==> inputs of build 87 <==
==> flow/design.v <==
module invert (input wire i, output wire o);
   assign o = !i;
endmodule
module and2 (input wire i0, i1, output wire o);
  assign o = i0 & i1;
endmodule
module or2 (input wire i0, i1, output wire o);
  assign o = i0 | i1;
endmodule
module xor2 (input wire i0, i1, output wire o);
  assign o = i0 ^ i1;
endmodule
module and3 (input wire i0, i1, i2, output wire o);
   wire t;
   and2 and2_0 (i0, i1, t);
   and2 and2_1 (i2, t, o);
endmodule
module or3 (input wire i0, i1, i2, output wire o);
   wire t;
   or2 or2_0 (i0, i1, t);
   or2 or2_1 (i2, t, o);
endmodule
module xor3 (input wire i0, i1, i2, output wire o);
   wire t;
   xor2 xor2_0 (i0, i1, t);
   xor2 xor2_1 (i2, t, o);
endmodule
module and5(input wire i0, i1, i2, i3, i4, output wire o);
  wire t1;
  and3 a1(i0,i1,i2,t1);
  and3 a2(i3,i4,t1,o);
endmodule
module or5(input wire i0, i1, i2, i3, i4, output wire o);
  wire t1;
  or3 o1(i0,i1,i2,t1);
  or3 o2(i3,i4,t1,o);
endmodule
module mux2 (input wire i0, i1, j, output wire o);
  assign o = (j==0)?i0:i1;
endmodule
module mux4 (input wire [0:3] i, input wire j1, j0, output wire o);
  wire  t0, t1;
  mux2 mux2_0 (i[0], i[1], j0, t0);
  mux2 mux2_1 (i[2], i[3], j0, t1);
  mux2 mux2_2 (t0, t1, j1, o);
endmodule
module mux8 (input wire [0:7] i, input wire j2, j1, j0, output wire o);
  wire  t0, t1;
  mux4 mux4_0 (i[0:3], j1, j0, t0);
  mux4 mux4_1 (i[4:7], j1, j0, t1);
  mux2 mux2_0 (t0, t1, j2, o);
endmodule
module mux16 (input wire [0:15] i, input wire j3, j2, j1, j0, output wire o);
  wire  t0, t1;
  mux8 mux8_0 (i[0:7], j2, j1, j0, t0);
  mux8 mux8_1 (i[8:15], j2, j1, j0, t1);
  mux2 mux2_0 (t0, t1, j3, o);
endmodule
module demux2 (input wire i, j, output wire o0, o1);
  assign o0 = (j==0)?i:1'b0;
  assign o1 = (j==1)?i:1'b0;
endmodule
module demux4 (input wire i, input wire j1, j0, output wire [0:3] o);
  wire  t0, t1;
  demux2 demux2_0 (i, j1, t0, t1);
  demux2 demux2_1 (t0, j0, o[0], o[1]);
  demux2 demux2_2 (t1, j0, o[2], o[3]);
endmodule
module demux8 (input wire i, j2, j1, j0, output wire [0:7] o);
  wire  t0, t1;
  demux2 demux2_0 (i, j2, t0, t1);
  demux4 demux4_0 (t0, j1, j0, o[0:3]);
  demux4 demux4_1 (t1, j1, j0, o[4:7]);
endmodule
module demux16 (input wire i, j3, j2, j1, j0, output wire [0:15] o);
  wire  t0, t1;
  demux2 demux2_0 (i, j3, t0, t1);
  demux8 demux4_0 (t0, j2, j1, j0, o[0:7]);
  demux8 demux4_1 (t1, j2, j1, j0, o[8:15]);
endmodule
module df (input wire clk, in, output wire out);
  reg df_out;
  always@(posedge clk) df_out <= in;
  assign out = df_out;
endmodule
module dfr (input wire clk, reset, in, output wire out);
  wire reset_, df_in;
  invert invert_0 (reset, reset_);
  and2 and2_0 (in, reset_, df_in);
  df df_0 (clk, df_in, out);
endmodule
module dfr16 (input wire clk,reset, input wire [15:0] in, output wire [15:0] out);
  dfr d0(clk,reset, in[0], out[0]);
  dfr d1(clk,reset, in[1], out[1]);
  dfr d2(clk,reset, in[2], out[2]);
  dfr d3(clk,reset, in[3], out[3]);
  dfr d4(clk,reset, in[4], out[4]);
  dfr d5(clk,reset, in[5], out[5]);
  dfr d6(clk,reset, in[6], out[6]);
  dfr d7(clk,reset, in[7], out[7]);
  dfr d8(clk,reset, in[8], out[8]);
  dfr d9(clk,reset, in[9], out[9]);
  dfr d10(clk,reset, in[10], out[10]);
  dfr d11(clk,reset, in[11], out[11]);
  dfr d12(clk,reset, in[12], out[12]);
  dfr d13(clk,reset, in[13], out[13]);
  dfr d14(clk,reset, in[14], out[14]);
  dfr d15(clk,reset, in[15], out[15]);
endmodule
module dfrl (input wire clk, reset, load, in, output wire out);
  wire _in;
  mux2 mux2_0(out, in, load, _in);
  dfr dfr_1(clk, reset, _in, out);
endmodule
module ha(input wire i0, i1, output wire sum, cout);
  xor2 _i0(i0, i1, sum);
  and2 _i1(i0, i1, cout);
endmodule
module fa (input wire i0, i1, cin, output wire sum, cout);
   wire t0, t1, t2;
   xor3 _i0 (i0, i1, cin, sum);
   and2 _i1 (i0, i1, t0);
   and2 _i2 (i1, cin, t1);
   and2 _i3 (cin, i0, t2);
   or3 _i4 (t0, t1, t2, cout);
endmodule
module addsub (input wire addsub, i0, i1, cin, output wire sumdiff, cout);
  wire t;
  fa _i0 (i0, t, cin, sumdiff, cout);
  xor2 _i1 (i1, addsub, t);
endmodule
module bin_counter(input wire clk, reset, in, output wire[3:0] out);
    wire[3:0] t0,t1;
    dfrl d0(clk,reset,in,t0[0],out[0]);
    dfrl d1(clk,reset,in,t0[1],out[1]);
    dfrl d2(clk,reset,in,t0[2],out[2]);
    dfrl d3(clk,reset,in,t0[3],out[3]);
    ha h0(out[0],in,t0[0],t1[0]);
    ha h1(out[1],t1[0],t0[1],t1[1]);
    ha h2(out[2],t1[1],t0[2],t1[2]);
    ha h3(out[3],t1[2],t0[3],t1[3]);
endmodule
module reg_file_slice (input wire clk, reset, wr, rd, input wire [3:0] rd_addr, wr_addr, input wire d_in, output wire d_out);
	wire [0:15] t1,t2;
	wire t3;
	demux16 dm1(wr, wr_addr[3], wr_addr[2], wr_addr[1], wr_addr[0], t1);
	dfrl d0 (clk,reset,t1[0] ,d_in,t2[0]);
	dfrl d1 (clk,reset,t1[1] ,d_in,t2[1]);
	dfrl d2 (clk,reset,t1[2] ,d_in,t2[2]);
	dfrl d3 (clk,reset,t1[3] ,d_in,t2[3]);
	dfrl d4 (clk,reset,t1[4] ,d_in,t2[4]);
	dfrl d5 (clk,reset,t1[5] ,d_in,t2[5]);
	dfrl d6 (clk,reset,t1[6] ,d_in,t2[6]);
	dfrl d7 (clk,reset,t1[7] ,d_in,t2[7]);
	dfrl d8 (clk,reset,t1[8] ,d_in,t2[8]);
	dfrl d9 (clk,reset,t1[9] ,d_in,t2[9]);
	dfrl d10(clk,reset,t1[10],d_in,t2[10]);
	dfrl d11(clk,reset,t1[11],d_in,t2[11]);
	dfrl d12(clk,reset,t1[12],d_in,t2[12]);
	dfrl d13(clk,reset,t1[13],d_in,t2[13]);
	dfrl d14(clk,reset,t1[14],d_in,t2[14]);
    dfrl d15(clk,reset,t1[15],d_in,t2[15]);
	mux16 m1(t2, rd_addr[3], rd_addr[2], rd_addr[1], rd_addr[0], t3);
	and2 a1(t3, rd, d_out);
endmodule
module full_empty(input wire[3:0] front,rear, output wire full, empty);
	wire [3:0] t,out;
	wire t1,t2;
	addsub as1(1, front[0], rear[0], 1, out[0], t[0]);
	addsub as2(1, front[1], rear[1], t[0], out[1], t[1]);
	addsub as3(1, front[2], rear[2], t[1], out[2], t[2]);
	addsub as4(1, front[3], rear[3], t[2], out[3], t[3]);
	invert i1(t[3],t1);
	and5 a1(out[0],out[1],out[2],out[3],1'b1,full);
	or5 o1(out[0],out[1],out[2],out[3],t1,t2);
	invert i2(t2,empty);
endmodule
module memory(input wire clk, reset, wr, rd, input wire[3:0] wr_addr, rd_addr, input wire[15:0] d_in, output wire[15:0] d_out);
	reg_file_slice r0 (clk,reset,wr,rd,rd_addr,wr_addr,d_in[0], d_out[0]);
	reg_file_slice r1 (clk,reset,wr,rd,rd_addr,wr_addr,d_in[1], d_out[1]);
	reg_file_slice r2 (clk,reset,wr,rd,rd_addr,wr_addr,d_in[2], d_out[2]);
	reg_file_slice r3 (clk,reset,wr,rd,rd_addr,wr_addr,d_in[3], d_out[3]);
	reg_file_slice r4 (clk,reset,wr,rd,rd_addr,wr_addr,d_in[4], d_out[4]);
	reg_file_slice r5 (clk,reset,wr,rd,rd_addr,wr_addr,d_in[5], d_out[5]);
	reg_file_slice r6 (clk,reset,wr,rd,rd_addr,wr_addr,d_in[6], d_out[6]);
	reg_file_slice r7 (clk,reset,wr,rd,rd_addr,wr_addr,d_in[7], d_out[7]);
	reg_file_slice r8 (clk,reset,wr,rd,rd_addr,wr_addr,d_in[8], d_out[8]);
	reg_file_slice r9 (clk,reset,wr,rd,rd_addr,wr_addr,d_in[9], d_out[9]);
	reg_file_slice r10(clk,reset,wr,rd,rd_addr,wr_addr,d_in[10],d_out[10]);
	reg_file_slice r11(clk,reset,wr,rd,rd_addr,wr_addr,d_in[11],d_out[11]);
	reg_file_slice r12(clk,reset,wr,rd,rd_addr,wr_addr,d_in[12],d_out[12]);
	reg_file_slice r13(clk,reset,wr,rd,rd_addr,wr_addr,d_in[13],d_out[13]);
	reg_file_slice r14(clk,reset,wr,rd,rd_addr,wr_addr,d_in[14],d_out[14]);
	reg_file_slice r15(clk,reset,wr,rd,rd_addr,wr_addr,d_in[15],d_out[15]);
endmodule
module fifo(input wire clk,reset,wr,rd, input wire[15:0] d_in, output wire full,empty, output wire[15:0] d_out);
	wire[3:0] front,rear;
	wire[15:0] t;
	wire front_inc,rear_inc,full_,empty_;
	full_empty f0(front,rear,full,empty);
	invert i0(full,full_);
	invert i1(empty,empty_);
	and2 a1(wr,full_,front_inc);
	bin_counter bc0(clk,reset,front_inc,front);
	and2 a2(rd,empty_,rear_inc);
	bin_counter bc1(clk,reset,rear_inc,rear);
	memory m0(clk, reset, front_inc, rear_inc, front, rear, d_in, t);
	dfr16 d0(clk, reset, t, d_out);
endmodule
==> flow/run.sh <==
#!/bin/bash
# the make line also repeats each setting of config.mk as NAME=value (left out here)
make -C /OpenROAD-flow-scripts/flow DESIGN_CONFIG=/design/flow/config.mk WORK_HOME=/design/flow/orfs CLKGATE_MAP_FILE= finish
==> flow/config.mk <==
export PLATFORM = sky130hd
export DESIGN_NAME = fifo
export DESIGN_NICKNAME = fifo
export VERILOG_FILES = /design/flow/design.v
export SDC_FILE = /design/flow/constraint.sdc
export NUM_CORES = 4
export LEC_CHECK = 0
export ABC_AREA = 1
export CAP_MARGIN = 20
export CELL_PAD_IN_SITES_GLOBAL_PLACEMENT = 0
export CORE_MARGIN = 2
export CORE_UTILIZATION = 72
export CTS_CLUSTER_DIAMETER = 363
export CTS_CLUSTER_SIZE = 22
export HOLD_SLACK_MARGIN = 0.29
export PLACE_DENSITY = 0.65
export SLEW_MARGIN = 40
export TNS_END_PERCENT = 90
==> flow/constraint.sdc <==
create_clock -name core_clock -period 3.0 [get_ports {clk}]
set_input_delay 0.6000 -clock core_clock [delete_from_list [all_inputs] [get_ports {clk}]]
set_output_delay 0.6000 -clock core_clock [all_outputs]
set_load 0.01 [all_outputs]
==> inputs of trial 17, as changes to build 87 <==
CAP_MARGIN = 25   (was 20)
CELL_PAD_IN_SITES_DETAIL_PLACEMENT = 0   (was not set)
CELL_PAD_IN_SITES_GLOBAL_PLACEMENT = not set   (was 0)
CORE_MARGIN = 4   (was 2)
CORE_UTILIZATION = 40   (was 72)
CTS_CLUSTER_DIAMETER = not set   (was 363)
CTS_CLUSTER_SIZE = 44   (was 22)
GPL_TIMING_DRIVEN = 1   (was not set)
HOLD_SLACK_MARGIN = not set   (was 0.29)
MAX_ROUTING_LAYER = met5   (was not set)
PLACE_DENSITY = 0.6   (was 0.65)
SLEW_MARGIN = 35   (was 40)
TNS_END_PERCENT = 60   (was 90)
==> flow/constraint.sdc (replaced) <==
create_clock -name core_clock -period 5.0 [get_ports {clk}]
set_input_delay 1.0000 -clock core_clock [delete_from_list [all_inputs] [get_ports {clk}]]
set_output_delay 1.0000 -clock core_clock [all_outputs]
set_load 0.01 [all_outputs]
==> flow_metrics.tcl <==
# place-and-route summary
set metrics [dict create \
    outcome "finished with violations" \
    place.gp.congestion 0.788 \
    power_clock_mw 2.26 \
    cp.arrival_ns 3.67 \
    slew_headroom 0.396 \
    peakVddDrop_v 0.000674 \
    setup_ws_ns -0.284 \
    setup_violations 171 \
    nClkBuffers 18 \
    so_faults "setup timing" \
    final_cells 2300 \
]
# the run above: build 87

==> flow_metrics.tcl <==
# place-and-route summary
set metrics [dict create \
    outcome "finished clean" \
    power_clock_mw 2.31 \
    place.gp.congestion 0.761 \
    nClkBuffers 48 \
    cp.arrival_ns 3.24 \
    setup_violations 0 \
]
# the run above: trial 17


* * *

==> 08-05: inputs <==
Starts from the design.v that is shown in full above.
==> flow/config.mk <==
export PLATFORM = sky130hd
export DESIGN_NAME = fifo
export DESIGN_NICKNAME = fifo
export VERILOG_FILES = /design/flow/design.v
export SDC_FILE = /design/flow/constraint.sdc
export NUM_CORES = 4
export LEC_CHECK = 0
export ABC_AREA = 1
export CAP_MARGIN = 20
export CELL_PAD_IN_SITES_GLOBAL_PLACEMENT = 0
export CORE_MARGIN = 2
export CORE_UTILIZATION = 72
export CTS_CLUSTER_DIAMETER = 363
export CTS_CLUSTER_SIZE = 22
export PLACE_DENSITY = 0.65
export SLEW_MARGIN = 40
export TNS_END_PERCENT = 90
==> flow/constraint.sdc <==
create_clock -name core_clock -period 2.81 [get_ports {clk}]
set_input_delay 0.5620 -clock core_clock [delete_from_list [all_inputs] [get_ports {clk}]]
set_output_delay 0.5620 -clock core_clock [all_outputs]
set_load 0.01 [all_outputs]
run.sh (not shown) runs the stock make flow with config.mk's settings and CLKGATE_MAP_FILE=.
==> 07-09 (differences from 08-05) <==
- CELL_PAD_IN_SITES_GLOBAL_PLACEMENT: 0 -> not set
- CORE_ASPECT_RATIO: not set -> 1.36
- CTS_CLUSTER_DIAMETER: 363 -> 37
- CTS_CLUSTER_SIZE: 22 -> 10
- HOLD_SLACK_MARGIN: not set -> 0.3
- PLACE_DENSITY: 0.65 -> 0.6
- SETUP_SLACK_MARGIN: not set -> 0.32
- TNS_END_PERCENT: 90 -> 10
==> flow/constraint.sdc (replaced) <==
create_clock -name core_clock -period 2.49 [get_ports {clk}]
set_input_delay 0.4980 -clock core_clock [delete_from_list [all_inputs] [get_ports {clk}]]
set_output_delay 0.4980 -clock core_clock [all_outputs]
set_load 0.01 [all_outputs]
==> 11-03 (differences from 08-05) <==
- ABC_AREA: 1 -> not set
- CELL_PAD_IN_SITES_GLOBAL_PLACEMENT: 0 -> not set
- CORE_UTILIZATION: 72 -> 68
- CTS_CLUSTER_DIAMETER: 363 -> not set
- CTS_CLUSTER_SIZE: 22 -> 31
- PLACE_DENSITY: 0.65 -> 0.6
- SLEW_MARGIN: 40 -> 20
- TNS_END_PERCENT: 90 -> not set
==> flow/constraint.sdc (replaced) <==
create_clock -name core_clock -period 3.59 [get_ports {clk}]
set_input_delay 0.7180 -clock core_clock [delete_from_list [all_inputs] [get_ports {clk}]]
set_output_delay 0.7180 -clock core_clock [all_outputs]
set_load 0.01 [all_outputs]
==> results <==
metric                                                                       08-05                                 07-09                             11-03
Run status                                               aborted with a tool error              finished with violations                    finished clean
Failing step                                                               5_1_grt                                     -                                 -
Violated checks                                                                  -                          setup timing                                 -
Placed wire-length estimate                                               21.09 mm                              19.65 mm                          18.75 mm
Net count after synthesis                                                    2,148                                 2,148                             1,429
Non-Clock Inverter Count                                                         -                                    50                                 9
Hold violation total from the final report                                       -                                     0                                 0
Buffers, non-clock                                                               -                                   130                                81
CTS tree                                                                         -                                  done                              done
Layout Area Growth over Synthesis                                                -                                18.65%                            9.347%
Final TNS setup                                                                  -                            -136.33 ns                              0 ns
Worst voltage drop across the vdd grid                                           -                            0.001537 V                       0.0004393 V
Die X                                                                     143.3 um                              123.5 um                          138.1 um
Max-slew headroom at the worst pin                                               -                                0.3753                            0.3333
Routed length on met2                                                            -                              20.27 mm                          15.73 mm
H-tree Lvls                                                                      1                                     2                                 1
Crit path depth                                                                  -                                    19                                10
Switching power                                                                  -                              4.447 mW                          1.711 mW
Global placement routability congestion                                     0.8008                                0.8291                            0.8020
Capture instance of the worst register-to-register path                          -  m0.r12.d13.dfr_1.df_0.df_out$_DFF_P_  bc0.d3.dfr_1.df_0.df_out$_DFF_P_
No activity file was given, so power comes from the tool's default toggle rates.
